==> run.sh <==
#!/bin/bash
# the make line also repeats each setting of config.mk as NAME=value (left out here)
make -C /OpenROAD-flow-scripts/flow DESIGN_CONFIG=/design/flow/config.mk WORK_HOME=/design/flow/orfs CLKGATE_MAP_FILE= finish
==> config.mk <==
export PLATFORM = sky130hd
export DESIGN_NAME = ALU
export DESIGN_NICKNAME = ALU
export VERILOG_FILES = /design/flow/design.v
export SDC_FILE = /design/flow/constraint.sdc
export NUM_CORES = 4
export LEC_CHECK = 0
export CAP_MARGIN = 20
export CORE_MARGIN = 2
export CORE_UTILIZATION = 57
export CTS_CLUSTER_SIZE = 63
export SETUP_SLACK_MARGIN = 1.02
export SLEW_MARGIN = 20
export TNS_END_PERCENT = 5
==> constraint.sdc <==
create_clock -name core_clock -period 4.07 [get_ports {clock}]
set_input_delay 0.8140 -clock core_clock [delete_from_list [all_inputs] [get_ports {clock}]]
set_output_delay 0.8140 -clock core_clock [all_outputs]
set_load 0.01 [all_outputs]
==> design.v <==
module ALU(
  input         clock,
                reset,
                io_flush_valid,
                io_FU_input_valid,
  input  [6:0]  io_FU_input_bits_decoded_instruction_PRD,
  input         io_FU_input_bits_decoded_instruction_RD_valid,
  input  [20:0] io_FU_input_bits_decoded_instruction_IMM,
  input  [2:0]  io_FU_input_bits_decoded_instruction_FUNCT3,
  input  [1:0]  io_FU_input_bits_decoded_instruction_packet_index,
  input  [5:0]  io_FU_input_bits_decoded_instruction_ROB_index,
  input  [3:0]  io_FU_input_bits_decoded_instruction_MOB_index,
  input  [4:0]  io_FU_input_bits_decoded_instruction_instructionType,
  input         io_FU_input_bits_decoded_instruction_needs_ALU,
                io_FU_input_bits_decoded_instruction_needs_branch_unit,
                io_FU_input_bits_decoded_instruction_SUBTRACT,
                io_FU_input_bits_decoded_instruction_MULTIPLY,
                io_FU_input_bits_decoded_instruction_FENCE,
                io_FU_input_bits_decoded_instruction_IS_IMM,
  input  [31:0] io_FU_input_bits_RS1_data,
                io_FU_input_bits_RS2_data,
                io_FU_input_bits_fetch_PC,
  output        io_FU_output_valid,
  output [6:0]  io_FU_output_bits_PRD,
  output [31:0] io_FU_output_bits_RD_data,
  output        io_FU_output_bits_RD_valid,
  output [31:0] io_FU_output_bits_fetch_PC,
  output [3:0]  io_FU_output_bits_MOB_index,
  output [5:0]  io_FU_output_bits_ROB_index,
  output [1:0]  io_FU_output_bits_fetch_packet_index
);
  wire [31:0] RS1_signed = io_FU_input_bits_RS1_data;
  wire [31:0] RS1_unsigned = io_FU_input_bits_RS1_data;
  wire [31:0] instruction_PC =
    io_FU_input_bits_fetch_PC
    + {28'h0, io_FU_input_bits_decoded_instruction_packet_index, 2'h0};
  reg  [31:0] arithmetic_result;
  wire [31:0] IMM_signed =
    {{19{io_FU_input_bits_decoded_instruction_IMM[12]}},
     io_FU_input_bits_decoded_instruction_IMM[12:0]};
  wire [31:0] operand2_unsigned =
    io_FU_input_bits_decoded_instruction_IS_IMM ? IMM_signed : io_FU_input_bits_RS2_data;
  wire [4:0]  shamt = operand2_unsigned[4:0];
  wire        _REMU_T = io_FU_input_bits_decoded_instruction_instructionType == 5'hC;
  wire        _SLTU_T_1 = io_FU_input_bits_decoded_instruction_instructionType == 5'h4;
  wire        _BEQ_T = io_FU_input_bits_decoded_instruction_FUNCT3 == 3'h0;
  wire        ADD =
    (_REMU_T | _SLTU_T_1) & _BEQ_T & ~io_FU_input_bits_decoded_instruction_MULTIPLY
    & ~io_FU_input_bits_decoded_instruction_SUBTRACT;
  wire        SUB =
    (_REMU_T | _SLTU_T_1) & _BEQ_T & ~io_FU_input_bits_decoded_instruction_MULTIPLY
    & io_FU_input_bits_decoded_instruction_SUBTRACT;
  wire        SLL =
    (_REMU_T | _SLTU_T_1) & io_FU_input_bits_decoded_instruction_FUNCT3 == 3'h1
    & ~io_FU_input_bits_decoded_instruction_MULTIPLY;
  wire        _BGE_T = io_FU_input_bits_decoded_instruction_FUNCT3 == 3'h5;
  wire        SRL =
    (_REMU_T | _SLTU_T_1) & _BGE_T & ~io_FU_input_bits_decoded_instruction_MULTIPLY
    & ~io_FU_input_bits_decoded_instruction_SUBTRACT;
  wire        SRA =
    (_REMU_T | _SLTU_T_1) & _BGE_T & ~io_FU_input_bits_decoded_instruction_MULTIPLY
    & io_FU_input_bits_decoded_instruction_SUBTRACT;
  wire        AUIPC =
    io_FU_input_bits_decoded_instruction_instructionType == 5'h5
    & ~io_FU_input_bits_decoded_instruction_MULTIPLY;
  wire        ALU_input_valid =
    io_FU_input_valid & io_FU_input_bits_decoded_instruction_needs_ALU;
  wire        branch_unit_input_valid =
    io_FU_input_valid & io_FU_input_bits_decoded_instruction_needs_branch_unit;
  wire        mult_unit_input_valid =
    io_FU_input_valid & io_FU_input_bits_decoded_instruction_MULTIPLY;
  reg         io_FU_output_valid_REG;
  wire [31:0] add_result = RS1_unsigned + operand2_unsigned;
  wire [31:0] sub_result = RS1_unsigned - operand2_unsigned;
  wire [31:0] _GEN = {27'h0, shamt};
  wire [31:0] sra_result = $signed($signed(RS1_signed) >>> _GEN);
  wire [62:0] _sll_result_T = {31'h0, RS1_unsigned} << shamt;
  reg  [31:0] io_FU_output_bits_fetch_PC_REG;
  reg  [1:0]  io_FU_output_bits_fetch_packet_index_REG;
  reg  [6:0]  io_FU_output_bits_PRD_REG;
  reg         io_FU_output_bits_RD_valid_REG;
  reg  [3:0]  io_FU_output_bits_MOB_index_REG;
  reg  [5:0]  io_FU_output_bits_ROB_index_REG;
  always @(posedge clock) begin
    if (reset)
      arithmetic_result <= 32'h0;
    else begin
      arithmetic_result <=
        ADD
          ? add_result
          : SUB
              ? sub_result
              : (_REMU_T | _SLTU_T_1)
                & io_FU_input_bits_decoded_instruction_FUNCT3 == 3'h4
                & ~io_FU_input_bits_decoded_instruction_MULTIPLY
                  ? RS1_unsigned ^ operand2_unsigned
                  : (_REMU_T | _SLTU_T_1)
                    & io_FU_input_bits_decoded_instruction_FUNCT3 == 3'h6
                    & ~io_FU_input_bits_decoded_instruction_MULTIPLY
                      ? RS1_unsigned | operand2_unsigned
                      : (_REMU_T | _SLTU_T_1)
                        & (&io_FU_input_bits_decoded_instruction_FUNCT3)
                        & ~io_FU_input_bits_decoded_instruction_MULTIPLY
                          ? RS1_unsigned & operand2_unsigned
                          : SLL
                              ? _sll_result_T[31:0]
                              : SRL
                                  ? RS1_unsigned >> _GEN
                                  : SRA
                                      ? sra_result
                                      : (_REMU_T | _SLTU_T_1)
                                        & io_FU_input_bits_decoded_instruction_FUNCT3 == 3'h2
                                        & ~io_FU_input_bits_decoded_instruction_MULTIPLY
                                          ? {31'h0,
                                             $signed(RS1_signed) < $signed(io_FU_input_bits_decoded_instruction_IS_IMM
                                                                             ? IMM_signed
                                                                             : io_FU_input_bits_RS2_data)}
                                          : (_REMU_T | _SLTU_T_1)
                                            & io_FU_input_bits_decoded_instruction_FUNCT3 == 3'h3
                                            & ~io_FU_input_bits_decoded_instruction_MULTIPLY
                                              ? {31'h0, RS1_unsigned < operand2_unsigned}
                                              : io_FU_input_bits_decoded_instruction_instructionType == 5'hD
                                                & ~io_FU_input_bits_decoded_instruction_MULTIPLY
                                                  ? {io_FU_input_bits_decoded_instruction_IMM[19:0],
                                                     12'h0}
                                                  : 32'h0;
    end
    io_FU_output_valid_REG <=
      ALU_input_valid & ~io_flush_valid | io_FU_input_bits_decoded_instruction_FENCE;
    io_FU_output_bits_fetch_PC_REG <= io_FU_input_bits_fetch_PC;
    io_FU_output_bits_fetch_packet_index_REG <=
      io_FU_input_bits_decoded_instruction_packet_index;
    io_FU_output_bits_PRD_REG <= io_FU_input_bits_decoded_instruction_PRD;
    io_FU_output_bits_RD_valid_REG <= io_FU_input_bits_decoded_instruction_RD_valid;
    io_FU_output_bits_MOB_index_REG <= io_FU_input_bits_decoded_instruction_MOB_index;
    io_FU_output_bits_ROB_index_REG <= io_FU_input_bits_decoded_instruction_ROB_index;
  end  
  assign io_FU_output_valid = io_FU_output_valid_REG & ~io_flush_valid;
  assign io_FU_output_bits_PRD = io_FU_output_bits_PRD_REG;
  assign io_FU_output_bits_RD_data = arithmetic_result;
  assign io_FU_output_bits_RD_valid = io_FU_output_bits_RD_valid_REG;
  assign io_FU_output_bits_fetch_PC = io_FU_output_bits_fetch_PC_REG;
  assign io_FU_output_bits_MOB_index = io_FU_output_bits_MOB_index_REG;
  assign io_FU_output_bits_ROB_index = io_FU_output_bits_ROB_index_REG;
  assign io_FU_output_bits_fetch_packet_index = io_FU_output_bits_fetch_packet_index_REG;
endmodule
==> out/qor.yml, run 1 <==
synth:
  synth_top_area_share_pct: 15.3
  synthDistinctLibCells: 82
  synth_seq_share_pct: 15.3
  ys_warn_count: 1
  aoi_share_pct: 30.1
  flop_cell: "dfxtp_1"
  synthesis.nets: 1767
  synth-adder-area-share_pct: 11.3
  synth_area_um2: 11100
  ys_seq_elements: 85
  synth.avg_cell_area_um2: 7.35
  yosysCellCount: 1513
  largest_area_cell: "dfxtp_1"
  logic_family: "AND-OR/OR-AND gates"
  ys_sh_mux_pct: 14.9
  area_leaders: "dfxtp_1, ha_1, mux4_2"
  synth-async-reset-ratio_pct: 0
  edf_count: 0
  syn-instance-count: 1513
  synth.cellmix.xorXnorShare_pct: 1.97
  ys_sh_simple_pct: 19.0
  yosys-top-cells-count: "nand2_1, nor2_1, a21oi_1, ha_1, inv_1"
  synth_top_cell_by_count: "nand2_1"
  yosysChipArea_um2: 11100
outcome:
  lastStage: "5_1_grt"
  tool.error: "[ERROR GRT-0116] Global routing finished with congestion. Check the congestion regions in the DRC Viewer."
  status: "did not finish"
floorplanning:
  die_area_um2: 20700
  initCoreUtil_pct: 57.5
  coreArea_um2: 19300
  rows: 51
  io_pins: 240
  fp.dieW_um: 144
  die_h_um: 144
place:
  dp_hpwl_um: 43400
  numPortBuffers: 237
  place_ws_ps: -710
  placed_cell_area_um2: 16300
  gp_congestion: 1.24
clocking:
  clockBufferDepth: 2
  htreeDepth: 3
  clock-sinks: 85
  cts_made_buffers: 9
  root_buffer: "clkbuf_16"
global_routing:
  grt_usage_pct: 75.0
  overflow: 13
layer usage:
layer / GRT overflow / GRT usage (%)
met2: 9 / 90.6
met1: 0 / 74.4
met5: 0 / 39.3
met3: 0 / 63.4
met4: 4 / 69.8
metrics by stage:
| stage | instances | util (%) | hold slack (ps) |
|---|---|---|---|
| 2_1_floorplan | 1513 | - | 842 |
| 3_3_place_gp | 2275 | 84.6 | 1260 |
| 3_5_place_dp | 2275 | 84.6 | 1270 |
| 4_1_cts | 2320 | 89.9 | 879 |
timing repair:
item,4_1_cts
pin swaps,43
hold buffers,0
endpoints found under the setup margin,32
buffers inserted,28
resized,130
cloned,1
==> run 2, diff against run 1 <==
Settings changed: ABC_AREA set to 1, CORE_UTILIZATION 57 to 71, CTS_CLUSTER_DIAMETER set to 242, CTS_CLUSTER_SIZE 63 to 39, GPL_ROUTABILITY_DRIVEN set to 0, GPL_TIMING_DRIVEN set to 1, MAX_ROUTING_LAYER set to met4, MIN_ROUTING_LAYER set to met1, PLACE_DENSITY_LB_ADDON set to 0.11, SETUP_SLACK_MARGIN 1.02 to 2.53, SLEW_MARGIN 20 to 15, TNS_END_PERCENT 5 to 35.
Clock period 4.07 ns to 9.86 ns, I/O delays scaled along.
==> run 2 against run 1 <==
Synthesized cell count is 44% higher. Area after synthesis increased by 8.5%. The run fails in 3_3_place_gp. Die size decreased by 13%.
==> out/qor.yml, run 2 <==
outcome:
  status: "did not finish"
  lastStage: "3_3_place_gp"
  tool.error: "[ERROR FLW-0024] Place density exceeds 1.0 (current PLACE_DENSITY_LB_ADDON =  0.11). Please check if the value of  PLACE_DENSITY_LB_ADDON is between 0 and 0.99."
floorplanning:
  die_area_um2: 18100  # -13%
  coreArea_um2: 16600  # -14%
  fp.dieW_um: 134  # -6.5%
  rows: 47  # -7.8%
  initCoreUtil_pct: 72.8  # +15 points
  die_h_um: 134  # -6.5%
  io_pins: 240  # unchanged
synth:
  synth_top_cell_by_count: "nand2_1"
  ys_sh_mux_pct: 0  # -15 points
  yosysChipArea_um2: 12100  # +8.5%
  synthDistinctLibCells: 48  # -41%
  synthesis.nets: 2436  # +38%
  synth.avg_cell_area_um2: 5.53  # -25%
  synth_area_um2: 12100  # +8.5%
  ys_warn_count: 1  # unchanged
  yosysCellCount: 2182  # +44%
  synth_top_area_share_pct: 18.2  # +2.9 points
  synth_seq_share_pct: 14.1  # -1.2 points
  largest_area_cell: "nand2_1"
  aoi_share_pct: 15.2  # -15 points
  synth.cellmix.xorXnorShare_pct: 1.31  # -0.66 points
  ys_sh_simple_pct: 46.8  # +28 points
  synth-adder-area-share_pct: 10.4  # -0.89 points
  flop_cell: "dfxtp_1"
  yosys-top-cells-count: "nand2_1, nand3_1, inv_1, nor2_1, a21oi_1"
  edf_count: 0  # unchanged
  logic_family: "simple AND/OR/NAND/NOR gates"
  area_leaders: "nand2_1, nand3_1, dfxtp_1"
  syn-instance-count: 2182  # +44%
  ys_seq_elements: 85  # unchanged
  synth-async-reset-ratio_pct: 0  # unchanged
==> run 3, diff against run 2 <==
Settings changed: CORE_UTILIZATION 71 to 68, CTS_CLUSTER_DIAMETER 242 to 395, CTS_CLUSTER_SIZE 39 to 52, GPL_ROUTABILITY_DRIVEN 0 to not set, GPL_TIMING_DRIVEN 1 to not set, MAX_ROUTING_LAYER met4 to not set, MIN_ROUTING_LAYER met1 to not set, PLACE_DENSITY set to 0.62, PLACE_DENSITY_LB_ADDON 0.11 to not set, SETUP_SLACK_MARGIN 2.53 to -0.24, SLEW_MARGIN 15 to 20, TNS_END_PERCENT 35 to 15.
Clock period 9.86 ns to 3.24 ns, I/O delays scaled along.
==> run 3 against run 2 <==
The flow stops in 3_5_place_dp. Area after synthesis did not move. Synthesized cell count did not move. Die size rose by 4.3%.
==> out/qor.yml, run 3 <==
synth:
  logic_family: "simple AND/OR/NAND/NOR gates"
  yosysChipArea_um2: 12100  # unchanged
  synth-async-reset-ratio_pct: 0  # unchanged
  synth_area_um2: 12100  # unchanged
  largest_area_cell: "nand2_1"
  synth.avg_cell_area_um2: 5.53  # unchanged
  syn-instance-count: 2182  # unchanged
  yosysCellCount: 2182  # unchanged
  area_leaders: "nand2_1, nand3_1, dfxtp_1"
  ys_warn_count: 1  # unchanged
  synth_seq_share_pct: 14.1  # unchanged
  synth-adder-area-share_pct: 10.4  # unchanged
  edf_count: 0  # unchanged
  synth_top_cell_by_count: "nand2_1"
  ys_sh_mux_pct: 0  # unchanged
  yosys-top-cells-count: "nand2_1, nand3_1, inv_1, nor2_1, a21oi_1"
  synth.cellmix.xorXnorShare_pct: 1.31  # unchanged
  aoi_share_pct: 15.2  # unchanged
  ys_seq_elements: 85  # unchanged
  flop_cell: "dfxtp_1"
  synthDistinctLibCells: 48  # unchanged
  synthesis.nets: 2436  # unchanged
  synth_top_area_share_pct: 18.2  # unchanged
  ys_sh_simple_pct: 46.8  # unchanged
place:
  gp_congestion: 1.24
  numPortBuffers: 237
floorplanning:
  fp.dieW_um: 137  # +2.1%
  die_area_um2: 18800  # +4.3%
  rows: 48  # +2.1%
  coreArea_um2: 17400  # +4.7%
  initCoreUtil_pct: 69.6  # -3.2 points
  io_pins: 240  # unchanged
  die_h_um: 137  # +2.1%
outcome:
  lastStage: "3_5_place_dp"
  status: "did not finish"
  tool.error: "Error: detail_place.tcl, 38 bad optional access"
## run 3: per-stage QoR
stage / cell area (um2) / worst slack (ps) / TNS (ps)
2_1_floorplan: 12100 / 48.1 / 0
3_3_place_gp: 17200 / -613 / -12700
==> run 4, diff against run 3 <==
Settings changed: ABC_AREA 1 to not set, CORE_UTILIZATION 68 to 37, CTS_CLUSTER_DIAMETER 395 to not set, CTS_CLUSTER_SIZE 52 to 84, GPL_ROUTABILITY_DRIVEN set to 0, GPL_TIMING_DRIVEN set to 0, MIN_ROUTING_LAYER set to met1, PLACE_DENSITY 0.62 to not set, PLACE_DENSITY_LB_ADDON set to 0.01, SETUP_SLACK_MARGIN -0.24 to -0.07, SLEW_MARGIN 20 to 15, TNS_END_PERCENT 15 to 35.
Clock period 3.24 ns to 7.71 ns, I/O delays scaled along.
==> run 4 against run 3 <==
Now clean on timing, DRC and antenna. Synthesized cell count is 31% lower. Area after synthesis decreased by 7.9%. Die size increased by 67%.
==> out/qor.yml, run 4 <==
drt:
  route.detailed.drc: 0
  drt-initial-drc-count: 1992
  viasPerCell: 6.51
  drtAntennaViolNets: 0
  diodes: 0
  wl_per_cell_um: 27.8
  drt_pass1_iterations: 6
  vias: 14000
  totalWireLength_um: 59700
synth:
  synth-adder-area-share_pct: 11.3  # +0.89 points
  flop_cell: "dfxtp_1"
  yosysCellCount: 1513  # -31%
  synth_top_area_share_pct: 15.3  # -2.9 points
  edf_count: 0  # unchanged
  largest_area_cell: "dfxtp_1"
  yosysChipArea_um2: 11100  # -7.9%
  syn-instance-count: 1513  # -31%
  area_leaders: "dfxtp_1, ha_1, mux4_2"
  logic_family: "AND-OR/OR-AND gates"
  ys_warn_count: 1  # unchanged
  synth.cellmix.xorXnorShare_pct: 1.97  # +0.66 points
  synthesis.nets: 1767  # -27%
  synth.avg_cell_area_um2: 7.35  # +33%
  ys_sh_mux_pct: 14.9  # +15 points
  synth_area_um2: 11100  # -7.9%
  ys_seq_elements: 85  # unchanged
  synth_top_cell_by_count: "nand2_1"
  synth_seq_share_pct: 15.3  # +1.2 points
  yosys-top-cells-count: "nand2_1, nor2_1, a21oi_1, ha_1, inv_1"
  synth-async-reset-ratio_pct: 0  # unchanged
  synthDistinctLibCells: 82  # +71%
  aoi_share_pct: 30.1  # +15 points
  ys_sh_simple_pct: 19.0  # -28 points
final_layout:
  fin_nets: 2012
  fin_area_um2: 14300
  areaGrowthSynthToFinish_pct: 28.4
clocking:
  postCtsSetupRepairBufs: 0
  cts_hold_buffers: 0
  tritoncts: "done"
  clockBufferDepth: 2
  clk_pin_slew_ps: 90
  clock-sinks: 85
  htreeDepth: 3
  cts_made_buffers: 9
  root_buffer: "clkbuf_16"
  cts_resized: 0
power:
  combinationalPowerShare_pct: 50.5
  p_seq_share_pct: 24.3
  p_comb_uw: 958
  power_leakage_nw: 5.89
  power.switching_uw: 814
  powerDensity_nw_per_um2: 133
  power_frac_clock_pct: 25.1
  vdd_drop_max_mv: 0.0899
  p_int_mw: 1.08
  powerClk_uw: 477
  top_power_group: "combinational cells"
  swShare_pct: 42.9
  seq_cell_power_uw: 462
sta:
  drv_slew: 0
  setup_viol: 0
  fin_ws_ps: 345
  setup-tns-final_ps: 0
  slew_headroom_pct: 30.8
  hold_viol: 0
  grt_setup_unrepaired: "false"
  worst_slew_pin_slew_ps: 1010
  fmaxAchievable_ghz: 0.136
  finalCritPeriodShare_pct: 95.5
  period_needed_ps: 7360
min_path:
  hold_end: "io_FU_output_bits_PRD_REG[5]$_DFF_P_"
  hold_depth: 1
  min_from: "io_FU_input_bits_decoded_instruction_PRD[5]"
  hold_path.class: "in2reg"
critical_path:
  slowest_delay_ps: 600
  cpMostUsedCell: "buf_2"
  cp-start-kind: "primary input"
  cp-end-kind: "flip-flop"
  endpoint: "arithmetic_result[0]$_SDFF_PP0_"
  cp_num_buf_inv: 6
  cp.required_ps: 7970
  critPathKind: "in2reg"
  cp-startpoint: "io_FU_input_bits_decoded_instruction_IMM[2]"
  cp_cell_sequence: "clkdlybuf4s50_1 > mux2i_4 > buf_2 > buf_1 > clkbuf_1 > ha_1 > buf_4 > nor2_1 > o311ai_1 > a21oi_1 > or3_1 > buf_2 > nand3_1 > a31oi_1 > a21o_1 > a211oi_1 > o21ai_0 > o21ai_1"
  cp_top_family: "buffers and inverters"
  cp_num_cells: 18
  path_max_fanout: 11
  critPathSlowestCell: "a211oi_1"
  critPathArrivalTime_ps: 7630
global_routing:
  grt_pass1_wl_um: 86400
  grt_usage_pct: 37.4
  grt_pass1_vias: 13000
  antenna_found_initial: 0
  grt_max_degree: 17
  overflow: 0
floorplanning:
  die_area_um2: 31500  # +67%
  io_pins: 240  # unchanged
  fp.dieW_um: 177  # +29%
  die_h_um: 177  # +29%
  rows: 63  # +31%
  initCoreUtil_pct: 37.5  # -32 points
  coreArea_um2: 29600  # +71%
place:
  dp_hpwl_um: 47600
  placed_cell_area_um2: 14000
  numPortBuffers: 233  # -1.7%
  place_ws_ps: 194
run:
  warnings: 92
  cap_violations: 0
outcome:
  status: "timing/DRC/antenna clean"
==> run 4: stage by stage <==
step                      total power [mW]  util (%)  cells  hold WS [ps]
after floorplan                       1.02         -   1513          1570
after global placement                1.39      47.1   2136          1990
after detailed placement              1.38      47.1   2137          1990
after CTS                             1.88      48.2   2153          1570
after global routing                  1.99      48.2   2153          1580
final                                 1.90      48.2   2153          1600
==> run 4: final cells by class <==
type | count | area (um2)
timing repair buffer | 234 | 2340
fill | 3036 | 15400
buffer | 108 | 460
clock buffer | 10 | 239
sequential | 85 | 1700
multi-input combinational | 1222 | 8600
clock inverter | 6 | 80.1
tap | 390 | 488
inverter | 98 | 373
==> run 4: routing by layer <==
layer	vias up	wire [um]	track usage, %	share of wire [%]
met2	1168	24000	53.9	40
met1	6475	22800	47.3	38
met4	0	4810	25.6	8.0
li1	6063	-	-	-
met3	311	8100	11.8	14
met5	-	0	0	0
==> run 5, diff against run 4 <==
Settings changed: CORE_MARGIN 2 to 9, CORE_UTILIZATION 37 to 52, CTS_CLUSTER_SIZE 84 to 80, GPL_ROUTABILITY_DRIVEN 0 to 1, MAX_ROUTING_LAYER set to met4, MIN_ROUTING_LAYER met1 to met2, PLACE_DENSITY set to 0.93, PLACE_DENSITY_LB_ADDON 0.01 to not set, SETUP_SLACK_MARGIN -0.07 to 0.12, SLEW_MARGIN 15 to 20, TNS_END_PERCENT 35 to not set.
Clock period 7.71 ns to 5.08 ns, I/O delays scaled along.
==> run 5 against run 4 <==
The flow now stops in 5_1_grt. Die size decreased by 14%. Synthesized cell count unchanged. Area after synthesis unchanged.
==> out/qor.yml, run 5 <==
outcome:
  status: "did not finish"
  lastStage: "5_1_grt"
  tool.error: "[ERROR GRT-0116] Global routing finished with congestion. Check the congestion regions in the DRC Viewer."
synth:
  synth.cellmix.xorXnorShare_pct: 1.97  # unchanged
  aoi_share_pct: 30.1  # unchanged
  ys_warn_count: 1  # unchanged
  edf_count: 0  # unchanged
  ys_sh_mux_pct: 14.9  # unchanged
  ys_sh_simple_pct: 19.0  # unchanged
  syn-instance-count: 1513  # unchanged
  area_leaders: "dfxtp_1, ha_1, mux4_2"
  synthesis.nets: 1767  # unchanged
  synth.avg_cell_area_um2: 7.35  # unchanged
  synth_seq_share_pct: 15.3  # unchanged
  flop_cell: "dfxtp_1"
  synth-adder-area-share_pct: 11.3  # unchanged
  synth_top_cell_by_count: "nand2_1"
  yosysChipArea_um2: 11100  # unchanged
  synth_top_area_share_pct: 15.3  # unchanged
  synth_area_um2: 11100  # unchanged
  yosysCellCount: 1513  # unchanged
  synthDistinctLibCells: 82  # unchanged
  synth-async-reset-ratio_pct: 0  # unchanged
  ys_seq_elements: 85  # unchanged
  yosys-top-cells-count: "nand2_1, nor2_1, a21oi_1, ha_1, inv_1"
  largest_area_cell: "dfxtp_1"
  logic_family: "AND-OR/OR-AND gates"
place:
  dp_hpwl_um: 42100  # -12%
  placed_cells_incl_taps: 2022  # -5.4%
  gp_congestion: 1.83
  numPortBuffers: 233  # unchanged
  placed_cell_area_um2: 13800  # -1.0%
  place_ws_ps: -1520  # -1710 ps
floorplanning:
  die_area_um2: 27000  # -14%
  fp.dieW_um: 164  # -7.4%
  rows: 53  # -16%
  die_h_um: 164  # -7.4%
  initCoreUtil_pct: 52.9  # +15 points
  coreArea_um2: 21000  # -29%
  io_pins: 240  # unchanged
global_routing:
  overflow: 794
  grt_usage_pct: 81.9
clocking:
  clock-sinks: 85  # unchanged
  root_buffer: "clkbuf_16"
  cts_hold_buffers: 0  # unchanged
  clockBufferDepth: 2  # unchanged
  cts_made_buffers: 9  # unchanged
  htreeDepth: 3  # unchanged
==> run 5: metal layers <==
layer  GRT usage, %  GRT overflow
met3           95.2           532
met1              -             -
met5              -             -
met4           60.9           101
met2           81.4           161
==> run 5: timing repair <==
| action | 4_1_cts |
|---|---|
| setup buffers | 3 |
| pin swaps | 3 |
| gates resized | 41 |
| endpoints found under the setup margin | 24 |
==> run 6, diff against run 5 <==
Settings changed: CORE_MARGIN 9 to 2, CORE_UTILIZATION 52 to 57, CTS_CLUSTER_DIAMETER set to 363, CTS_CLUSTER_SIZE 80 to 63, GPL_ROUTABILITY_DRIVEN 1 to not set, GPL_TIMING_DRIVEN 0 to not set, MAX_ROUTING_LAYER met4 to not set, MIN_ROUTING_LAYER met2 to not set, PLACE_DENSITY 0.93 to not set, SETUP_SLACK_MARGIN 0.12 to -0.41, TNS_END_PERCENT set to 5.
Clock period 5.08 ns to 4.12 ns, I/O delays scaled along.
==> run 6 against run 5 <==
Now fails the layout checks on negative setup slack. Die size shrank 23%. Area after synthesis is the same. Synthesized cell count is the same.
==> out/qor.yml, run 6 <==
outcome:
  so_faults: "negative setup slack"
  status: "finished with violations"
drt:
  drtAntennaViolNets: 0
  wl_per_cell_um: 25.9
  vias: 16100
  viasPerCell: 7.01
  drt_pass1_iterations: 30
  totalWireLength_um: 59600
  drt-initial-drc-count: 3768
  route.detailed.drc: 0
clocking:
  htreeDepth: 3  # unchanged
  clock-sinks: 85  # unchanged
  root_buffer: "clkbuf_16"
  cts_hold_buffers: 0  # unchanged
  clk_pin_slew_ps: 80
  clockBufferDepth: 2  # unchanged
  tritoncts: "done"
  cts_made_buffers: 9  # unchanged
critical_path:
  cp_top_family: "AND-OR/OR-AND gates"
  critPathSlowestCell: "clkdlybuf4s50_1"
  cp_cell_sequence: "clkdlybuf4s50_1 > buf_12 > buf_4 > mux2i_4 > ha_1 > buf_4 > nor2_1 > o311ai_1 > buf_4 > a21oi_2 > o21a_1 > a21oi_1 > mux2i_1 > a221oi_1 > nor3_1 > a211oi_1 > buf_4"
  cp-start-kind: "primary input"
  critPathKind: "in2reg"
  path_max_fanout: 9
  cpMostUsedCell: "buf_4"
  slowest_delay_ps: 520
  cp_num_cells: 17
  cp.required_ps: 4460
  endpoint: "arithmetic_result[15]$_SDFF_PP0_"
  critPathArrivalTime_ps: 5000
  cp-end-kind: "flip-flop"
  cp-startpoint: "io_FU_input_bits_decoded_instruction_IS_IMM"
  cp_num_buf_inv: 6
floorplanning:
  initCoreUtil_pct: 57.5  # +4.6 points
  die_area_um2: 20700  # -23%
  io_pins: 240  # unchanged
  coreArea_um2: 19300  # -8.0%
  fp.dieW_um: 144  # -13%
  die_h_um: 144  # -13%
  rows: 51  # -3.8%
sta:
  finalCritPeriodShare_pct: 113
  setup_viol: 25
  setup-tns-final_ps: -7600
  worst_slew_pin_slew_ps: 1060
  period_needed_ps: 4660
  fin_hold_ws_ps: 883
  hold_viol: 0
  slew_headroom_pct: 29.4
  fin_ws_ps: -542
  fmaxAchievable_ghz: 0.215
  drv_slew: 0
final_layout:
  fin_nets: 2280
  fin_area_um2: 16600
  logic_area_um2: 8660
  areaGrowthSynthToFinish_pct: 49.0
  utilization_pct: 85.7
  register_area_um2: 1700
  final_cells: 2297
  n_fill_cell: 1192
power:
  power_frac_clock_pct: 21.6
  p_int_mw: 2.31
  seq_cell_power_uw: 867
  vdd_drop_max_mv: 0.255
  swShare_pct: 41.8
  top_power_group: "combinational cells"
  combinationalPowerShare_pct: 56.5
  p_comb_mw: 2.24
  p_seq_share_pct: 21.8
  power.total_mw: 3.97
  power_leakage_nw: 7.48
  powerDensity_nw_per_um2: 239
  powerClk_uw: 859
  power.switching_mw: 1.66
synth:
  synth-async-reset-ratio_pct: 0  # unchanged
  yosysCellCount: 1513  # unchanged
  synthesis.nets: 1767  # unchanged
  yosys-top-cells-count: "nand2_1, nor2_1, a21oi_1, ha_1, inv_1"
  synth_top_area_share_pct: 15.3  # unchanged
  synth.avg_cell_area_um2: 7.35  # unchanged
  synth_top_cell_by_count: "nand2_1"
  synth_seq_share_pct: 15.3  # unchanged
  ys_warn_count: 1  # unchanged
  synthDistinctLibCells: 82  # unchanged
  largest_area_cell: "dfxtp_1"
  ys_sh_simple_pct: 19.0  # unchanged
  synth_area_um2: 11100  # unchanged
  aoi_share_pct: 30.1  # unchanged
  area_leaders: "dfxtp_1, ha_1, mux4_2"
  synth-adder-area-share_pct: 11.3  # unchanged
  yosysChipArea_um2: 11100  # unchanged
  ys_sh_mux_pct: 14.9  # unchanged
  logic_family: "AND-OR/OR-AND gates"
  synth.cellmix.xorXnorShare_pct: 1.97  # unchanged
  syn-instance-count: 1513  # unchanged
  ys_seq_elements: 85  # unchanged
  flop_cell: "dfxtp_1"
  edf_count: 0  # unchanged
place:
  dp_hpwl_um: 43500  # +3.3%
  place_ws_ps: -544  # +972 ps
  placed_cell_area_um2: 16200  # +17%
  gp_congestion: 1.30  # -29%
  numPortBuffers: 237  # +1.7%
  placed_cells_incl_taps: 2279  # +13%
global_routing:
  grt_pass1_vias: 15600
  grt_pass1_wl_um: 87800
  grt_usage_pct: 56.5
  antenna_found_initial: 1
  overflow: 0
  grt_max_degree: 54
min_path:
  hold_path.class: "in2reg"
  hold_depth: 1
  min_from: "io_FU_input_bits_fetch_PC[10]"
  hold_end: "io_FU_output_bits_fetch_PC_REG[10]$_DFF_P_"
run:
  warnings: 95
  cap_violations: 0
[run 6: routing by layer]
metal	track usage [%]	share of wire, %
met4	49.9	12
met2	80.6	40
met1	61.3	31
met5	2.76	0.089
met3	28.2	17
[run 6: repair_timing]
| action | in CTS | in global routing |
|---|---|---|
| endpoints found under the setup margin | 0 | 14 |
| resized | 0 | 14 |
| buffers inserted | 0 | 1 |
[run 6: final cells by class]
cell class                 count  share of cell area (%)
antenna                        1                  0.0151
multi-input combinational   1222                    52.3
tap                          265                    2.00
timing repair buffer         610                    31.4
clock buffer                   9                    1.36
sequential                    85                    10.3
inverter                      98                    2.25
clock inverter                 7                   0.445
==> run 7, diff against run 6 <==
Settings changed: CORE_UTILIZATION 57 to 43, CTS_CLUSTER_DIAMETER 363 to 371, CTS_CLUSTER_SIZE 63 to 84, GPL_ROUTABILITY_DRIVEN set to 0, GPL_TIMING_DRIVEN set to 0, MIN_ROUTING_LAYER set to met1, SETUP_SLACK_MARGIN -0.41 to -0.07, SLEW_MARGIN 20 to 15, TNS_END_PERCENT 5 to 20.
Clock period 4.12 ns to 8.65 ns, I/O delays scaled along.
==> run 7 against run 6 <==
The run now finishes clean. Via count is 11% lower. Non-clock buffer count fell by 268. Die size grew 32%. Critical endpoint is now arithmetic_result[31]$_SDFF_PP0_. Largest cell class unchanged. Highest routed layer unchanged.
==> out/qor.yml, run 7 <==
outcome:
  status: "timing/DRC/antenna clean"
min_path:
  min_from: "io_FU_input_bits_decoded_instruction_ROB_index[5]"
  hold_depth: 1  # unchanged
  hold_path.class: "in2reg"
  hold_end: "io_FU_output_bits_ROB_index_REG[5]$_DFF_P_"
drt:
  diodes: 0  # -1
  drt_pass1_iterations: 10  # -67%
  vias: 14400  # -11%
  viasPerCell: 6.87  # -2.0%
  totalWireLength_um: 59000  # -1.0%
  wl_per_cell_um: 28.2  # +8.6%
  route.detailed.drc: 0  # unchanged
  drt-initial-drc-count: 2662  # -29%
  drtAntennaViolNets: 0  # unchanged
critical_path:
  critPathKind: "in2reg"
  path_max_fanout: 10  # +1
  slowest_delay_ps: 620  # +100 ps
  cp.required_ps: 8890  # +4430 ps
  endpoint: "arithmetic_result[31]$_SDFF_PP0_"
  cp-startpoint: "io_FU_input_bits_decoded_instruction_IMM[2]"
  cp_num_buf_inv: 5  # -1
  cp_num_cells: 17  # unchanged
  cp_top_family: "buffers and inverters"
  cp_cell_sequence: "clkdlybuf4s50_1 > mux2i_4 > inv_2 > buf_1 > clkbuf_1 > clkbuf_1 > ha_1 > o21ai_0 > o21a_1 > or4_1 > a21oi_1 > o221ai_1 > a31oi_1 > nor3b_1 > o21ai_0 > a41o_1 > o31ai_1"
  critPathSlowestCell: "clkdlybuf4s50_1"
  cp-end-kind: "flip-flop"
  cp-start-kind: "primary input"
  critPathArrivalTime_ps: 7830  # +2830 ps
power:
  vdd_drop_max_mv: 0.0908  # -64%
  combinationalPowerShare_pct: 51.6  # -4.9 points
  top_power_group: "combinational cells"
  power_frac_clock_pct: 23.8  # +2.2 points
  power.total_mw: 1.67  # -58%
  power_leakage_nw: 5.88  # -21%
  p_int_uw: 933  # -60%
  swShare_pct: 44.1  # +2.3 points
  p_seq_share_pct: 24.7  # +2.9 points
  power.switching_uw: 736  # -56%
  seq_cell_power_uw: 412  # -52%
  p_comb_uw: 861  # -62%
  powerClk_uw: 397  # -54%
  powerDensity_nw_per_um2: 118  # -51%
synth:
  ys_warn_count: 1  # unchanged
  synth_top_cell_by_count: "nand2_1"
  yosysCellCount: 1513  # unchanged
  area_leaders: "dfxtp_1, ha_1, mux4_2"
  yosys-top-cells-count: "nand2_1, nor2_1, a21oi_1, ha_1, inv_1"
  synthesis.nets: 1767  # unchanged
  synthDistinctLibCells: 82  # unchanged
  flop_cell: "dfxtp_1"
  yosysChipArea_um2: 11100  # unchanged
  synth_top_area_share_pct: 15.3  # unchanged
  largest_area_cell: "dfxtp_1"
  aoi_share_pct: 30.1  # unchanged
  synth.avg_cell_area_um2: 7.35  # unchanged
  synth_area_um2: 11100  # unchanged
  ys_sh_mux_pct: 14.9  # unchanged
  synth_seq_share_pct: 15.3  # unchanged
  syn-instance-count: 1513  # unchanged
  edf_count: 0  # unchanged
  logic_family: "AND-OR/OR-AND gates"
  synth-async-reset-ratio_pct: 0  # unchanged
  ys_seq_elements: 85  # unchanged
  ys_sh_simple_pct: 19.0  # unchanged
  synth.cellmix.xorXnorShare_pct: 1.97  # unchanged
  synth-adder-area-share_pct: 11.3  # unchanged
global_routing:
  antenna_found_initial: 2  # +1
  grt_pass1_vias: 13200  # -15%
  grt_max_degree: 19  # -65%
  overflow: 0  # unchanged
  grt_usage_pct: 42.2  # -14 points
  grt_pass1_wl_um: 84600  # -3.7%
sta:
  worst_slew_pin_slew_ps: 1040  # -15.6 ps
  fin_hold_ws_ps: 1810  # +930 ps
  setup-tns-final_ps: 0  # +7600 ps
  slew_headroom_pct: 30.7  # +1.3 points
  grt_setup_unrepaired: "false"
  period_needed_ps: 7580
  fmaxAchievable_ghz: 0.132
  hold_viol: 0  # unchanged
  finalCritPeriodShare_pct: 87.7  # -25 points
  setup_viol: 0  # -100%
  drv_slew: 0  # unchanged
floorplanning:
  die_area_um2: 27200  # +32%
  io_pins: 240  # unchanged
  fp.dieW_um: 165  # +15%
  rows: 58  # +14%
  coreArea_um2: 25300  # +31%
  die_h_um: 165  # +15%
  initCoreUtil_pct: 43.9  # -14 points
clocking:
  cts_hold_buffers: 0  # unchanged
  postCtsSetupRepairBufs: 0  # unchanged
  cts_made_buffers: 9  # unchanged
  clock-sinks: 85  # unchanged
  htreeDepth: 3  # unchanged
  root_buffer: "clkbuf_16"
  tritoncts: "done"
  cts_resized: 0  # unchanged
  clk_pin_slew_ps: 70  # about the same
  clockBufferDepth: 2  # unchanged
final_layout:
  areaGrowthSynthToFinish_pct: 27.5
  fin_nets: 2012  # -12%
  fin_area_um2: 14200  # -14%
place:
  placed_cell_area_um2: 13900  # -14%
  dp_hpwl_um: 46800  # +7.6%
  numPortBuffers: 233  # -1.7%
run:
  warnings: 93  # -2.1%
  cap_violations: 0  # unchanged
[run 7: area by class of cell]
cell class | instances | area (um2)
multi-input cells | 1222 | 8600
fillers | 2472 | 11100
well taps | 330 | 413
flip-flops and latches | 85 | 1700
plain buffers | 108 | 460
clock inverters | 7 | 73.8
clock buffers | 9 | 225
inverters | 98 | 373
repair buffers | 234 | 2340
[run 7: routing by layer]
metal,global-route usage [%],routed length [um],vias up
li1,-,-,6079
met3,16.5,9410,329
met5,0,11,-
met1,52.5,21200,6639
met4,23.4,4320,2
met2,62.1,24100,1339
[run 7: per-stage QoR]
step | util (%) | setup slack [ps] | instances
6_report | 56.0 | 1070 | 2093
5_1_grt | 56.0 | 968 | 2093
4_1_cts | 56.0 | 1380 | 2093
3_5_place_dp | 54.8 | 1060 | 2077
3_3_place_gp | 54.8 | 965 | 2076
2_1_floorplan | - | 3080 | 1513
==> run 8, diff against run 7 <==
Settings changed: CORE_UTILIZATION 43 to 40, CTS_CLUSTER_DIAMETER 371 to not set, PLACE_DENSITY_LB_ADDON set to 0.01, TNS_END_PERCENT 20 to 35.
Clock period 8.65 ns to 3.05 ns, I/O delays scaled along.
==> run 8 against run 7 <==
Now fails the layout checks on negative setup slack. Via count rose by 1.8%. Cell area is 15% higher. Area after synthesis did not move. Sequential power went up to 2.8 times the previous value. Largest power group unchanged. Global-route usage down 1.4 points. Setup slack lost 1800 ps. Die size grew 7.3%. Largest cell class unchanged. Cell count up 5.2%. Synthesized cell count unchanged. Utilization rose by 3.0 points. Routed wire length increased by 3.0%.
==> out/qor.yml, run 8 <==
floorplanning:
  die_area_um2: 29200  # +7.3%
  rows: 61  # +5.2%
  initCoreUtil_pct: 40.4  # -3.5 points
  coreArea_um2: 27600  # +8.8%
  die_h_um: 171  # +3.6%
  fp.dieW_um: 171  # +3.6%
  io_pins: 240  # unchanged
synth:
  edf_count: 0  # unchanged
  ys_warn_count: 1  # unchanged
  synth_area_um2: 11100  # unchanged
  synthesis.nets: 1767  # unchanged
  largest_area_cell: "dfxtp_1"
  area_leaders: "dfxtp_1, ha_1, mux4_2"
  synth_top_cell_by_count: "nand2_1"
  ys_seq_elements: 85  # unchanged
  synth-adder-area-share_pct: 11.3  # unchanged
  synth.avg_cell_area_um2: 7.35  # unchanged
  yosysCellCount: 1513  # unchanged
  synth-async-reset-ratio_pct: 0  # unchanged
  synth_top_area_share_pct: 15.3  # unchanged
  flop_cell: "dfxtp_1"
  synth_seq_share_pct: 15.3  # unchanged
  synth.cellmix.xorXnorShare_pct: 1.97  # unchanged
  logic_family: "AND-OR/OR-AND gates"
  yosys-top-cells-count: "nand2_1, nor2_1, a21oi_1, ha_1, inv_1"
  ys_sh_mux_pct: 14.9  # unchanged
  ys_sh_simple_pct: 19.0  # unchanged
  aoi_share_pct: 30.1  # unchanged
  syn-instance-count: 1513  # unchanged
  yosysChipArea_um2: 11100  # unchanged
  synthDistinctLibCells: 82  # unchanged
sta:
  fmaxAchievable_ghz: 0.262
  hold_viol: 0  # unchanged
  fin_ws_ps: -768  # -1830 ps
  finalCritPeriodShare_pct: 125  # +38 points
  setup_viol: 32  # +32
  worst_slew_pin_slew_ps: 1100  # +59.6 ps
  grt_setup_unrepaired: "true"
  setup-tns-final_ps: -14280  # -14280 ps
  period_needed_ps: 3820
  slew_headroom_pct: 26.7  # -4.0 points
  drv_slew: 0  # unchanged
critical_path:
  critPathArrivalTime_ps: 4090  # -3740 ps
  endpoint: "arithmetic_result[31]$_SDFF_PP0_"
  cp_num_cells: 18  # +1
  cp.required_ps: 3320  # -5570 ps
  cp_top_family: "AND-OR/OR-AND gates"
  slowest_delay_ps: 510  # -110 ps
  cp-startpoint: "io_FU_input_bits_decoded_instruction_IS_IMM"
  cp-start-kind: "primary input"
  cpMostUsedCell: "buf_12"
  cp_cell_sequence: "buf_12 > buf_12 > mux2i_4 > buf_12 > clkbuf_16 > clkbuf_16 > ha_4 > nor2b_1 > nor4_2 > buf_4 > a21oi_2 > o211ai_1 > nand3_2 > a211oi_4 > nor2_2 > o311ai_2 > mux2i_1 > o31ai_1"
  critPathSlowestCell: "o211ai_1"
  path_max_fanout: 11  # +1
  cp_num_buf_inv: 6  # +1
  critPathKind: "in2reg"
  cp-end-kind: "flip-flop"
clocking:
  clockBufferDepth: 2  # unchanged
  clk_pin_slew_ps: 80  # about the same
  cts_hold_buffers: 0  # unchanged
  clock-sinks: 85  # unchanged
  root_buffer: "clkbuf_16"
  tritoncts: "done"
  htreeDepth: 3  # unchanged
  cts_made_buffers: 9  # unchanged
outcome:
  status: "finished with violations"
  so_faults: "negative setup slack"
power:
  power_leakage_nw: 6.66  # +13%
  powerDensity_nw_per_um2: 325  # +180%
  powerClk_mw: 1.17  # +190%
  p_seq_share_pct: 22.1  # -2.6 points
  swShare_pct: 44.1  # -0.053 points
  power_frac_clock_pct: 22.2  # -1.6 points
  seq_cell_power_mw: 1.17  # +180%
  combinationalPowerShare_pct: 55.7  # +4.1 points
  vdd_drop_max_mv: 0.230  # +150%
  p_comb_mw: 2.94  # +240%
  top_power_group: "combinational cells"
  p_int_mw: 2.95  # +220%
  power.switching_mw: 2.33  # +220%
  power.total_mw: 5.28  # +220%
global_routing:
  grt_max_degree: 19  # unchanged
  overflow: 0  # unchanged
  grt_pass1_wl_um: 87400  # +3.3%
  grt_usage_pct: 40.8  # -1.4 points
  grt_pass1_vias: 13500  # +1.9%
  antenna_found_initial: 2  # unchanged
min_path:
  min_from: "io_FU_input_bits_decoded_instruction_PRD[4]"
  hold_depth: 1  # unchanged
  hold_end: "io_FU_output_bits_PRD_REG[4]$_DFF_P_"
  hold_path.class: "in2reg"
drt:
  totalWireLength_um: 60700  # +3.0%
  drtAntennaViolNets: 0  # unchanged
  drt-initial-drc-count: 2113  # -21%
  viasPerCell: 6.65  # -3.2%
  drt_pass1_iterations: 9  # -1
  route.detailed.drc: 0  # unchanged
  wl_per_cell_um: 27.6  # -2.1%
  vias: 14700  # +1.8%
final_layout:
  logic_area_um2: 9620  # +12%
  areaGrowthSynthToFinish_pct: 46.1
  n_fill_cell: 2544  # +2.9%
  utilization_pct: 59.0  # +3.0 points
  fin_nets: 2072  # +3.0%
  register_area_um2: 1700  # unchanged
run:
  cap_violations: 0  # unchanged
  warnings: 95  # +2.2%
place:
  numPortBuffers: 233  # unchanged
  dp_hpwl_um: 46000  # -1.7%
  place_ws_ps: -2400  # -3460 ps
## run 8: what timing repair did
| action | CTS | global route |
|---|---|---|
| setup buffers | 53 | 19 |
| endpoints found under the setup margin | 32 | 32 |
| resized | 232 | 99 |
| pin swaps | 46 | 32 |
## run 8: metrics by stage
stage / hold slack, ps / cell area (um2) / std cells
3_3_place_gp: 1060 / 14300 / 2124
2_1_floorplan: 638 / 11500 / 1513
4_1_cts: 662 / 15800 / 2186
3_5_place_dp: 1060 / 14300 / 2125
5_1_grt: 665 / 16200 / 2201
6_report: 673 / 16200 / 2202
## run 8: metal layers
layer / global-route usage (%) / wire length, um
met5: 0 / 16
met4: 27.5 / 5200
met3: 14.9 / 9170
met2: 59.1 / 24200
met1: 50.3 / 22100
## run 8: cell type report
| cell class | instances | area share [%] |
|---|---|---|
| sequential | 85 | 10.5 |
| buffer | 98 | 5.21 |
| antenna | 1 | 0.0154 |
| inverter | 98 | 2.45 |
| clock buffer | 9 | 1.39 |
| clock inverter | 7 | 0.501 |
| timing repair buffer | 304 | 17.9 |
| multi-input combinational | 1222 | 59.2 |
| tap | 378 | 2.91 |
==> run 9, diff against run 8 <==
Settings changed: ABC_AREA set to 1, CORE_UTILIZATION 40 to 72, CTS_CLUSTER_SIZE 84 to not set, GPL_ROUTABILITY_DRIVEN 0 to not set, GPL_TIMING_DRIVEN 0 to not set, MIN_ROUTING_LAYER met1 to not set, PLACE_DENSITY set to 0.38, PLACE_DENSITY_LB_ADDON 0.01 to not set, SETUP_SLACK_MARGIN -0.07 to not set, SLEW_MARGIN 15 to 20, TNS_END_PERCENT 35 to not set.
Clock period 3.05 ns to 3.24 ns, I/O delays scaled along.
==> run 9 against run 8 <==
The run now fails in 3_3_place_gp. Die size down 39%. Area after synthesis up 8.5%. Synthesized cell count increased by 44%.
==> out/qor.yml, run 9 <==
outcome:
  status: "did not finish"
  lastStage: "3_3_place_gp"
  tool.error: "[ERROR GPL-0301] Utilization 102.333 % exceeds 100%."
synth:
  ys_sh_simple_pct: 46.8  # +28 points
  largest_area_cell: "nand2_1"
  syn-instance-count: 2182  # +44%
  synth.avg_cell_area_um2: 5.53  # -25%
  synth-async-reset-ratio_pct: 0  # unchanged
  synth-adder-area-share_pct: 10.4  # -0.89 points
  area_leaders: "nand2_1, nand3_1, dfxtp_1"
  yosysChipArea_um2: 12100  # +8.5%
  edf_count: 0  # unchanged
  synthesis.nets: 2436  # +38%
  flop_cell: "dfxtp_1"
  logic_family: "simple AND/OR/NAND/NOR gates"
  yosys-top-cells-count: "nand2_1, nand3_1, inv_1, nor2_1, a21oi_1"
  yosysCellCount: 2182  # +44%
  ys_seq_elements: 85  # unchanged
  synth_area_um2: 12100  # +8.5%
  synth_top_area_share_pct: 18.2  # +2.9 points
  synth_top_cell_by_count: "nand2_1"
  synthDistinctLibCells: 48  # -41%
  synth_seq_share_pct: 14.1  # -1.2 points
  synth.cellmix.xorXnorShare_pct: 1.31  # -0.66 points
  ys_sh_mux_pct: 0  # -15 points
  ys_warn_count: 1  # unchanged
  aoi_share_pct: 15.2  # -15 points
floorplanning:
  io_pins: 240  # unchanged
  coreArea_um2: 16500  # -40%
  fp.dieW_um: 134  # -22%
  die_area_um2: 17800  # -39%
  rows: 47  # -23%
  initCoreUtil_pct: 73.3  # +33 points
  die_h_um: 134  # -22%
==> run 10, diff against run 9 <==
Settings changed: ABC_AREA 1 to not set, CORE_UTILIZATION 72 to 57, CTS_CLUSTER_DIAMETER set to 42, CTS_CLUSTER_SIZE set to 64, PLACE_DENSITY 0.38 to not set, TNS_END_PERCENT set to 5.
Clock period 3.24 ns to 4.59 ns, I/O delays scaled along.
==> run 10 against run 9 <==
Now fails the layout checks on negative setup slack. Die size is 16% higher. Area after synthesis fell by 7.9%. Synthesized cell count down 31%.
==> out/qor.yml, run 10 <==
sta:
  hold_viol: 0
  fmaxAchievable_ghz: 0.216
  drv_slew: 0
  finalCritPeriodShare_pct: 101
  slew_headroom_pct: 52.6
  grt_setup_unrepaired: "true"
  period_needed_ps: 4630
  setup-tns-final_ps: -42.0
  setup_viol: 1
  fin_ws_ps: -42.0
  worst_slew_pin_slew_ps: 711
synth:
  ys_warn_count: 1  # unchanged
  synth.avg_cell_area_um2: 7.35  # +33%
  edf_count: 0  # unchanged
  ys_sh_simple_pct: 19.0  # -28 points
  aoi_share_pct: 30.1  # +15 points
  yosys-top-cells-count: "nand2_1, nor2_1, a21oi_1, ha_1, inv_1"
  yosysChipArea_um2: 11100  # -7.9%
  synth_seq_share_pct: 15.3  # +1.2 points
  largest_area_cell: "dfxtp_1"
  ys_sh_mux_pct: 14.9  # +15 points
  area_leaders: "dfxtp_1, ha_1, mux4_2"
  synth_area_um2: 11100  # -7.9%
  synth_top_cell_by_count: "nand2_1"
  synth-adder-area-share_pct: 11.3  # +0.89 points
  synthesis.nets: 1767  # -27%
  synthDistinctLibCells: 82  # +71%
  syn-instance-count: 1513  # -31%
  ys_seq_elements: 85  # unchanged
  synth_top_area_share_pct: 15.3  # -2.9 points
  synth-async-reset-ratio_pct: 0  # unchanged
  yosysCellCount: 1513  # -31%
  flop_cell: "dfxtp_1"
  synth.cellmix.xorXnorShare_pct: 1.97  # +0.66 points
  logic_family: "AND-OR/OR-AND gates"
drt:
  totalWireLength_um: 55900
  drt-initial-drc-count: 2741
  drtAntennaViolNets: 0
  vias: 15200
  drt_pass1_iterations: 12
  viasPerCell: 6.97
  wl_per_cell_um: 25.6
  route.detailed.drc: 0
min_path:
  hold_depth: 1
  hold_path.class: "in2reg"
  min_from: "io_FU_input_bits_decoded_instruction_ROB_index[2]"
  hold_end: "io_FU_output_bits_ROB_index_REG[2]$_DFF_P_"
power:
  swShare_pct: 41.9
  combinationalPowerShare_pct: 54.7
  power.total_mw: 3.37
  power_leakage_nw: 6.92
  vdd_drop_max_mv: 0.233
  powerClk_uw: 752
  powerDensity_nw_per_um2: 214
  p_int_mw: 1.96
  power.switching_mw: 1.41
  top_power_group: "combinational cells"
  p_seq_share_pct: 23.0
  p_comb_mw: 1.84
  seq_cell_power_uw: 777
  power_frac_clock_pct: 22.3
floorplanning:
  die_h_um: 144  # +7.6%
  fp.dieW_um: 144  # +7.6%
  io_pins: 240  # unchanged
  initCoreUtil_pct: 57.5  # -16 points
  rows: 51  # +8.5%
  die_area_um2: 20700  # +16%
  coreArea_um2: 19300  # +17%
global_routing:
  overflow: 0
  grt_pass1_wl_um: 82100
  antenna_found_initial: 2
  grt_pass1_vias: 14300
  grt_usage_pct: 53.1
  grt_max_degree: 54
clocking:
  tritoncts: "done"
  cts_made_buffers: 9
  clockBufferDepth: 2
  htreeDepth: 3
  root_buffer: "clkbuf_16"
  clk_pin_slew_ps: 70
  postCtsSetupRepairBufs: 0
  clock-sinks: 85
run:
  warnings: 96
  cap_violations: 0
place:
  numPortBuffers: 237
  dp_hpwl_um: 42600
  gp_congestion: 1.20
critical_path:
  endpoint: "arithmetic_result[23]$_SDFF_PP0_"
  slowest_delay_ps: 610
  cp-start-kind: "primary input"
  critPathKind: "in2reg"
  cp_num_buf_inv: 5
  cp_top_family: "buffers and inverters"
  cp.required_ps: 4840
  critPathSlowestCell: "mux4_2"
  cp_num_cells: 12
  cp-end-kind: "flip-flop"
  cp_cell_sequence: "clkdlybuf4s50_1 > buf_12 > mux2i_4 > buf_4 > buf_4 > mux4_2 > mux2i_1 > mux2i_1 > a221oi_1 > buf_4 > a21oi_1 > o21a_1"
  path_max_fanout: 50
  cpMostUsedCell: "buf_4"
  cp-startpoint: "io_FU_input_bits_decoded_instruction_IS_IMM"
  critPathArrivalTime_ps: 4890
final_layout:
  utilization_pct: 81.5
  logic_area_um2: 8720
  fin_nets: 2161
  n_fill_cell: 1309
  areaGrowthSynthToFinish_pct: 41.7
  register_area_um2: 1700
outcome:
  status: "finished with violations"
  so_faults: "negative setup slack"
[run 10: metal layers]
layer,vias up,track usage [%],part of all wire (%)
met5,-,0.501,0.023
met2,1548,79.1,41
met1,6767,59.8,32
met3,491,19.3,16
li1,6378,-,-
met4,2,45.7,11
[run 10: final cells by class]
class	instances	share of cell area [%]
Antenna cell	1	0.0159
Clock buffer	9	1.43
Clock inverter	7	0.468
Inverter	98	2.37
Multi-Input combinational cell	1222	55.4
Sequential cell	85	10.8
Tap cell	265	2.10
Timing Repair Buffer	491	27.5
[run 10: stage by stage]
| step | hold slack, ps | setup WS, ps | area (um2) | instances |
|---|---|---|---|---|
| after floorplan | 946 | -85.5 | 11100 | 1513 |
| after global placement | 1370 | -261 | 15300 | 2161 |
| after detailed placement | 1370 | -354 | 15300 | 2161 |
| after CTS | 992 | 47.8 | 15600 | 2177 |
| after global routing | 990 | -29.8 | 15800 | 2177 |
| final | 987 | -42.0 | 15800 | 2178 |
[run 10: timing repair]
action                     in CTS  in global routing
hold buffers                    0                  0
setup endpoints to repair       1                 14
gates resized                   1                 30
pin swaps                       0                  2
gates cloned                    0                  0
==> run 11, diff against run 10 <==
Settings changed: CORE_UTILIZATION 57 to 70, CTS_CLUSTER_DIAMETER 42 to not set, CTS_CLUSTER_SIZE 64 to 84, GPL_ROUTABILITY_DRIVEN set to 0, GPL_TIMING_DRIVEN set to 1, MIN_ROUTING_LAYER set to met1, PLACE_DENSITY_LB_ADDON set to 0.01, SETUP_SLACK_MARGIN set to -0.28, SLEW_MARGIN 20 to 15, TNS_END_PERCENT 5 to 35.
Clock period 4.59 ns to 3.89 ns, I/O delays scaled along.
==> run 11 against run 10 <==
The flow now stops in 3_5_place_dp. Die size decreased by 18%. Synthesized cell count is the same. Area after synthesis unchanged.
==> out/qor.yml, run 11 <==
place:
  numPortBuffers: 237  # unchanged
floorplanning:
  die_h_um: 130  # -9.5%
  fp.dieW_um: 130  # -9.5%
  io_pins: 240  # unchanged
  coreArea_um2: 15700  # -19%
  initCoreUtil_pct: 70.8  # +13 points
  rows: 46  # -9.8%
  die_area_um2: 16900  # -18%
synth:
  synth_area_um2: 11100  # unchanged
  flop_cell: "dfxtp_1"
  synth_seq_share_pct: 15.3  # unchanged
  logic_family: "AND-OR/OR-AND gates"
  edf_count: 0  # unchanged
  synth.avg_cell_area_um2: 7.35  # unchanged
  ys_warn_count: 1  # unchanged
  synthesis.nets: 1767  # unchanged
  synthDistinctLibCells: 82  # unchanged
  largest_area_cell: "dfxtp_1"
  synth-adder-area-share_pct: 11.3  # unchanged
  ys_sh_simple_pct: 19.0  # unchanged
  ys_sh_mux_pct: 14.9  # unchanged
  area_leaders: "dfxtp_1, ha_1, mux4_2"
  aoi_share_pct: 30.1  # unchanged
  yosysChipArea_um2: 11100  # unchanged
  synth_top_area_share_pct: 15.3  # unchanged
  synth-async-reset-ratio_pct: 0  # unchanged
  ys_seq_elements: 85  # unchanged
  yosys-top-cells-count: "nand2_1, nor2_1, a21oi_1, ha_1, inv_1"
  synth.cellmix.xorXnorShare_pct: 1.97  # unchanged
  syn-instance-count: 1513  # unchanged
  synth_top_cell_by_count: "nand2_1"
  yosysCellCount: 1513  # unchanged
outcome:
  tool.error: "[ERROR DPL-0038] Utilization greater than 100%, impossible to legalize"
  status: "did not finish"
  lastStage: "3_5_place_dp"
==> run 11: per-stage QoR <==
stage | total power, mW | instances | setup TNS [ps]
2_1_floorplan | 2.04 | 1513 | -2610
3_3_place_gp | 3.00 | 2219 | -9200
==> run 12, diff against run 11 <==
Settings changed: CORE_UTILIZATION 70 to 71, CTS_CLUSTER_SIZE 84 to 63, GPL_ROUTABILITY_DRIVEN 0 to not set, GPL_TIMING_DRIVEN 1 to not set, HOLD_SLACK_MARGIN set to -0.1, MIN_ROUTING_LAYER met1 to not set, PLACE_DENSITY set to 0.95, PLACE_DENSITY_LB_ADDON 0.01 to not set, SETUP_SLACK_MARGIN -0.28 to 1.82, SLEW_MARGIN 15 to 20, TNS_END_PERCENT 35 to 5.
Clock period 3.89 ns to 6.72 ns, I/O delays scaled along.
==> run 12 against run 11 <==
Synthesized cell count unchanged. Area after synthesis unchanged. The flow stops in 5_1_grt. Die size down 1.4%.
==> out/qor.yml, run 12 <==
global_routing:
  overflow: 76
  grt_usage_pct: 74.8
place:
  dp_hpwl_um: 38600
  gp_congestion: 1.30
  place_ws_ps: 879
  numPortBuffers: 237  # unchanged
  placed_cell_area_um2: 13600
synth:
  flop_cell: "dfxtp_1"
  synth.avg_cell_area_um2: 7.35  # unchanged
  ys_sh_simple_pct: 19.0  # unchanged
  aoi_share_pct: 30.1  # unchanged
  synth.cellmix.xorXnorShare_pct: 1.97  # unchanged
  logic_family: "AND-OR/OR-AND gates"
  synth_top_area_share_pct: 15.3  # unchanged
  yosysChipArea_um2: 11100  # unchanged
  synth-async-reset-ratio_pct: 0  # unchanged
  syn-instance-count: 1513  # unchanged
  area_leaders: "dfxtp_1, ha_1, mux4_2"
  yosys-top-cells-count: "nand2_1, nor2_1, a21oi_1, ha_1, inv_1"
  synth_area_um2: 11100  # unchanged
  synthesis.nets: 1767  # unchanged
  ys_warn_count: 1  # unchanged
  ys_seq_elements: 85  # unchanged
  synth-adder-area-share_pct: 11.3  # unchanged
  synth_seq_share_pct: 15.3  # unchanged
  edf_count: 0  # unchanged
  synthDistinctLibCells: 82  # unchanged
  synth_top_cell_by_count: "nand2_1"
  ys_sh_mux_pct: 14.9  # unchanged
  yosysCellCount: 1513  # unchanged
  largest_area_cell: "dfxtp_1"
floorplanning:
  io_pins: 240  # unchanged
  rows: 45  # -2.2%
  die_area_um2: 16700  # -1.4%
  die_h_um: 129  # -0.68%
  fp.dieW_um: 129  # -0.68%
  initCoreUtil_pct: 72.9  # +2.1 points
  coreArea_um2: 15300  # -2.9%
clocking:
  htreeDepth: 3
  clockBufferDepth: 2
  cts_made_buffers: 9
  root_buffer: "clkbuf_16"
  clock-sinks: 85
outcome:
  tool.error: "[ERROR GRT-0116] Global routing finished with congestion. Check the congestion regions in the DRC Viewer."
  lastStage: "5_1_grt"
  status: "did not finish"
-- run 12: metal layers --
layer,GRT overflow,track usage (%)
met1,1,72.9
met4,38,74.5
met2,34,92.9
met3,3,60.4
met5,0,27.9
-- run 12: metrics by stage --
step	total power [mW]	std cells	utilization, %
global placement	1.49	1892	89.2
detailed placement	1.54	1892	89.2
CTS	2.14	1912	92.0
floorplan	1.18	1513	-
-- run 12: repair_timing --
item                       4_1_cts
pin swaps                        1
gates cloned                     0
resized                         22
setup buffers                    4
hold buffers                     0
setup endpoints to repair       20
==> run 13, diff against run 12 <==
Settings changed: ABC_AREA set to 1, CTS_CLUSTER_DIAMETER set to 242, CTS_CLUSTER_SIZE 63 to 39, GPL_ROUTABILITY_DRIVEN set to 1, GPL_TIMING_DRIVEN set to 1, HOLD_SLACK_MARGIN -0.1 to 0.29, MIN_ROUTING_LAYER set to met1, PLACE_DENSITY 0.95 to not set, PLACE_DENSITY_LB_ADDON set to 0.01, SETUP_SLACK_MARGIN 1.82 to -0.07, SLEW_MARGIN 20 to 15, TNS_END_PERCENT 5 to 35.
Clock period 6.72 ns to 8.63 ns, I/O delays scaled along.
==> run 13 against run 12 <==
The flow stops in 3_3_place_gp. Die size is 8.3% higher. Synthesized cell count is 44% higher. Area after synthesis is 8.5% higher.
==> out/qor.yml, run 13 <==
floorplanning:
  rows: 47  # +4.4%
  die_h_um: 134  # +4.0%
  fp.dieW_um: 134  # +4.0%
  initCoreUtil_pct: 72.8  # -0.099 points
  die_area_um2: 18100  # +8.3%
  coreArea_um2: 16600  # +8.7%
  io_pins: 240  # unchanged
synth:
  synth.cellmix.xorXnorShare_pct: 1.31  # -0.66 points
  synthesis.nets: 2436  # +38%
  synth_top_area_share_pct: 18.2  # +2.9 points
  synth-async-reset-ratio_pct: 0  # unchanged
  yosys-top-cells-count: "nand2_1, nand3_1, inv_1, nor2_1, a21oi_1"
  largest_area_cell: "nand2_1"
  flop_cell: "dfxtp_1"
  yosysCellCount: 2182  # +44%
  synth_area_um2: 12100  # +8.5%
  ys_sh_simple_pct: 46.8  # +28 points
  ys_warn_count: 1  # unchanged
  ys_sh_mux_pct: 0  # -15 points
  aoi_share_pct: 15.2  # -15 points
  synthDistinctLibCells: 48  # -41%
  logic_family: "simple AND/OR/NAND/NOR gates"
  ys_seq_elements: 85  # unchanged
  yosysChipArea_um2: 12100  # +8.5%
  syn-instance-count: 2182  # +44%
  synth-adder-area-share_pct: 10.4  # -0.89 points
  area_leaders: "nand2_1, nand3_1, dfxtp_1"
  synth_seq_share_pct: 14.1  # -1.2 points
  synth.avg_cell_area_um2: 5.53  # -25%
  edf_count: 0  # unchanged
  synth_top_cell_by_count: "nand2_1"
outcome:
  tool.error: "[ERROR FLW-0024] Place density exceeds 1.0 (current PLACE_DENSITY_LB_ADDON =  0.01). Please check if the value of  PLACE_DENSITY_LB_ADDON is between 0 and 0.99."
  status: "did not finish"
  lastStage: "3_3_place_gp"
Power and IR drop assume default switching activity.
